==> inputs of run G <==
Design mm_gcd, start of the top module:
module mm_gcd (
    clock,
    reset,
    a,
    b,
    c,
    start,
    finished
);
Settings: LEC_CHECK=0, ABC_AREA=1, CAP_MARGIN=0, CORE_ASPECT_RATIO=0.94, CORE_MARGIN=2, CORE_UTILIZATION=69, CTS_CLUSTER_DIAMETER=169, CTS_CLUSTER_SIZE=79, GPL_TIMING_DRIVEN=1, MAX_ROUTING_LAYER=met4, MIN_ROUTING_LAYER=met1, PLACE_DENSITY=0.61, SLEW_MARGIN=20, TNS_END_PERCENT=40; clock period 2.41 ns.
run.sh (not shown) runs the stock make flow with config.mk's settings and CLKGATE_MAP_FILE=.
==> run R: changes against run G <==
==> flow/config.mk (replaced) <==
export PLATFORM = sky130hd
export DESIGN_NAME = mm_gcd
export DESIGN_NICKNAME = mm_gcd
export VERILOG_FILES = /design/flow/design.v
export SDC_FILE = /design/flow/constraint.sdc
export NUM_CORES = 4
export LEC_CHECK = 0
export ABC_AREA = 1
export CAP_MARGIN = 20
export CORE_MARGIN = 2
export CORE_UTILIZATION = 72
export PLACE_DENSITY_LB_ADDON = 0.0
export SLEW_MARGIN = 20
==> flow/constraint.sdc (replaced) <==
create_clock -name core_clock -period 1.03 [get_ports {clock}]
set_input_delay 0.2060 -clock core_clock [delete_from_list [all_inputs] [get_ports {clock}]]
set_output_delay 0.2060 -clock core_clock [all_outputs]
set_load 0.01 [all_outputs]
==> run K: changes against run G <==
==> flow/config.mk (replaced) <==
export PLATFORM = sky130hd
export DESIGN_NAME = mm_gcd
export DESIGN_NICKNAME = mm_gcd
export VERILOG_FILES = /design/flow/design.v
export SDC_FILE = /design/flow/constraint.sdc
export NUM_CORES = 4
export LEC_CHECK = 0
export CAP_MARGIN = 20
export CORE_MARGIN = 2
export CORE_UTILIZATION = 69
export CTS_CLUSTER_DIAMETER = 195
export CTS_CLUSTER_SIZE = 100
export SLEW_MARGIN = 20
==> flow/constraint.sdc (replaced) <==
create_clock -name core_clock -period 5.0 [get_ports {clock}]
set_input_delay 1.0000 -clock core_clock [delete_from_list [all_inputs] [get_ports {clock}]]
set_output_delay 1.0000 -clock core_clock [all_outputs]
set_load 0.01 [all_outputs]
==> metrics.sh <==
OUTCOME='failed layout checks'
SO_FAULTS='setup timing'
GRT_SETUP_UNREPAIRED='true'
DETAIL_ROUTE.DRC_VIOLATIONS=0
FP-ROW-COUNT=39
SYN_TO_FINAL_GROWTH_PCT=24.2
LAYOUT_SETUP_WS_NS=-0.0676
TOP_LAYER='met4'
SETUP_VIOL_COUNT_FINAL=29
BIGGEST_FANOUT_ALONG_THE_WORST_TIMING_PATH=7
TIMING.SLEW.HEADROOM_PCT=68.0
FIRST_GLOBAL_VIAS=9217
STARTPOINT_TYPE='register'
RRSETUPSLACK_NS=-0.07
SYNTH.DISTINCT_CELLS=36
-- figures above: run G

==> metrics.sh <==
SYN_TO_FINAL_GROWTH_PCT=15.1
FIRST_GLOBAL_VIAS=7299
SYNTH.DISTINCT_CELLS=80
LAYOUT_SETUP_WS_NS=1.38
CAP_VIOL_MAX_COUNT=0
CTS_TREE='yes'
GRT_SETUP_UNREPAIRED='false'
FP-ROW-COUNT=38
TIMING.SLEW.HEADROOM_PCT=48.2
DETAIL_ROUTE.DRC_VIOLATIONS=0
SETUP_VIOL_COUNT_FINAL=0
YOSYS.AREA.TOP_TYPE='sky130_fd_sc_hd__dfxtp_1'
METAL2_WL_UM=11200
POSTCTSRESIZEDCELLS=0
OUTCOME='complete, no violations'
TOP_LAYER='met4'
STARTPOINT_TYPE='register'
RRSETUPSLACK_NS=1.38
BIGGEST_FANOUT_ALONG_THE_WORST_TIMING_PATH=11
-- figures above: run K

==> metrics.sh <==
OUTCOME='aborted with a tool error'
LAST-STAGE-REACHED='detailed placement'
TOOL_ERROR='[ERROR DPL-0038] Utilization greater than 100%, impossible to legalize'
YOSYSTOPAREACELLSHARE_PCT=24.6
SYN-MEAN-INSTANCE-AREA_UM2=5.72
SYNTH-SEQ-AREA-SHARE_PCT=22.5
SYNTHMUXAREASHARE_PCT=0
SYN_AREA_UM2=8630
FP-ROW-COUNT=39
I_O_PIN_CNT=100
SYNTH.DISTINCT_CELLS=36
SYNTH.YOSYS.CHIP_AREA_UM2=8630
POSTSYNTHCELLCOUNT=1509
INITIAL_UTILIZATION_PCT=74.6
SYNTH_ADDER_AREA_SHARE_PCT=9.60
SYNTH.TOP_CELLS.BY_AREA='sky130_fd_sc_hd__nand2_1 25%, sky130_fd_sc_hd__dfxtp_1 22%, sky130_fd_sc_hd__inv_1 11%'
DIE_H_UM=113
TOP_CELL_TYPE_BY_INSTANCE_COUNT_AFTER_SYNTHESIS='sky130_fd_sc_hd__nand2_1'
YS_SEQ_ELEMENTS=97
COMMON_CELLS='566 x sky130_fd_sc_hd__nand2_1, 248 x sky130_fd_sc_hd__inv_1, 131 x sky130_fd_sc_hd__a21oi_1, 102 x sky130_fd_sc_hd__nand3_1, 97 x sky130_fd_sc_hd__dfxtp_1'
YOSYSCELLCOUNT=1509
-- figures above: run R


* * *

==> inputs of build 9 <==
mm_gcd again, from the RTL that the note above started with.
export LEC_CHECK = 0
export ABC_AREA = 1
export CAP_MARGIN = 20
export CORE_MARGIN = 2
export CORE_UTILIZATION = 70
export CTS_CLUSTER_DIAMETER = 350
export CTS_CLUSTER_SIZE = 79
export SETUP_SLACK_MARGIN = -0.24
export SLEW_MARGIN = 20
create_clock -name core_clock -period 3.42 [get_ports {clock}]
==> trial 20 (differences from build 9) <==
Settings changed: CORE_UTILIZATION 70 to 72, CTS_CLUSTER_DIAMETER 350 to 109, CTS_CLUSTER_SIZE 79 to not set, PLACE_DENSITY_LB_ADDON set to 0.0, SETUP_SLACK_MARGIN -0.24 to 0.24.
==> flow/constraint.sdc (replaced) <==
create_clock -name core_clock -period 1.03 [get_ports {clock}]
set_input_delay 0.2060 -clock core_clock [delete_from_list [all_inputs] [get_ports {clock}]]
set_output_delay 0.2060 -clock core_clock [all_outputs]
set_load 0.01 [all_outputs]
==> trial 4 (differences from build 9) <==
Settings changed: ABC_AREA 1 to not set, CORE_UTILIZATION 70 to 68, CTS_CLUSTER_DIAMETER 350 to 59, CTS_CLUSTER_SIZE 79 to not set, SETUP_SLACK_MARGIN -0.24 to not set.
==> flow/constraint.sdc (replaced) <==
create_clock -name core_clock -period 3.04 [get_ports {clock}]
set_input_delay 0.6080 -clock core_clock [delete_from_list [all_inputs] [get_ports {clock}]]
set_output_delay 0.6080 -clock core_clock [all_outputs]
set_load 0.01 [all_outputs]
==> metrics.yaml <==
status: "aborted with a tool error"
haltStage: "global routing (5_1_grt)"
tool.error: "[ERROR GRT-0232] Routing congestion too high. Check the congestion heatmap in the GUI."
ys_area_sq_mm: 0.00763
core-area_sq_mm: 0.0109
ctsResizeCount: 10
cts-root-buf: "clkbuf_8"
die_w_microns: 110
top_area_frac: 0.255
yosys.area_share.adder: 0.109
synth.net_count: 1129
-- figures above: trial 4

==> metrics.yaml <==
status: "aborted with a tool error"
haltStage: "detailed placement (3_5_place_dp)"
tool.error: "[ERROR DPL-0038] Utilization greater than 100%, impossible to legalize"
synth.net_count: 1641
yosysTopAreaCell: "nand2_1"
top_area_frac: 0.246
core-area_sq_mm: 0.0116
die_w_microns: 113
yosys.area_share.adder: 0.0960
ys_area_sq_mm: 0.00863
-- figures above: trial 20

==> metrics.yaml <==
status: "timing/DRC/antenna clean"
core-area_sq_mm: 0.0120
yosys.area_share.adder: 0.0960
cts-root-buf: "clkbuf_16"
die_w_microns: 115
ctsResizeCount: 0
synth.net_count: 1641
top_area_frac: 0.246
-- figures above: build 9

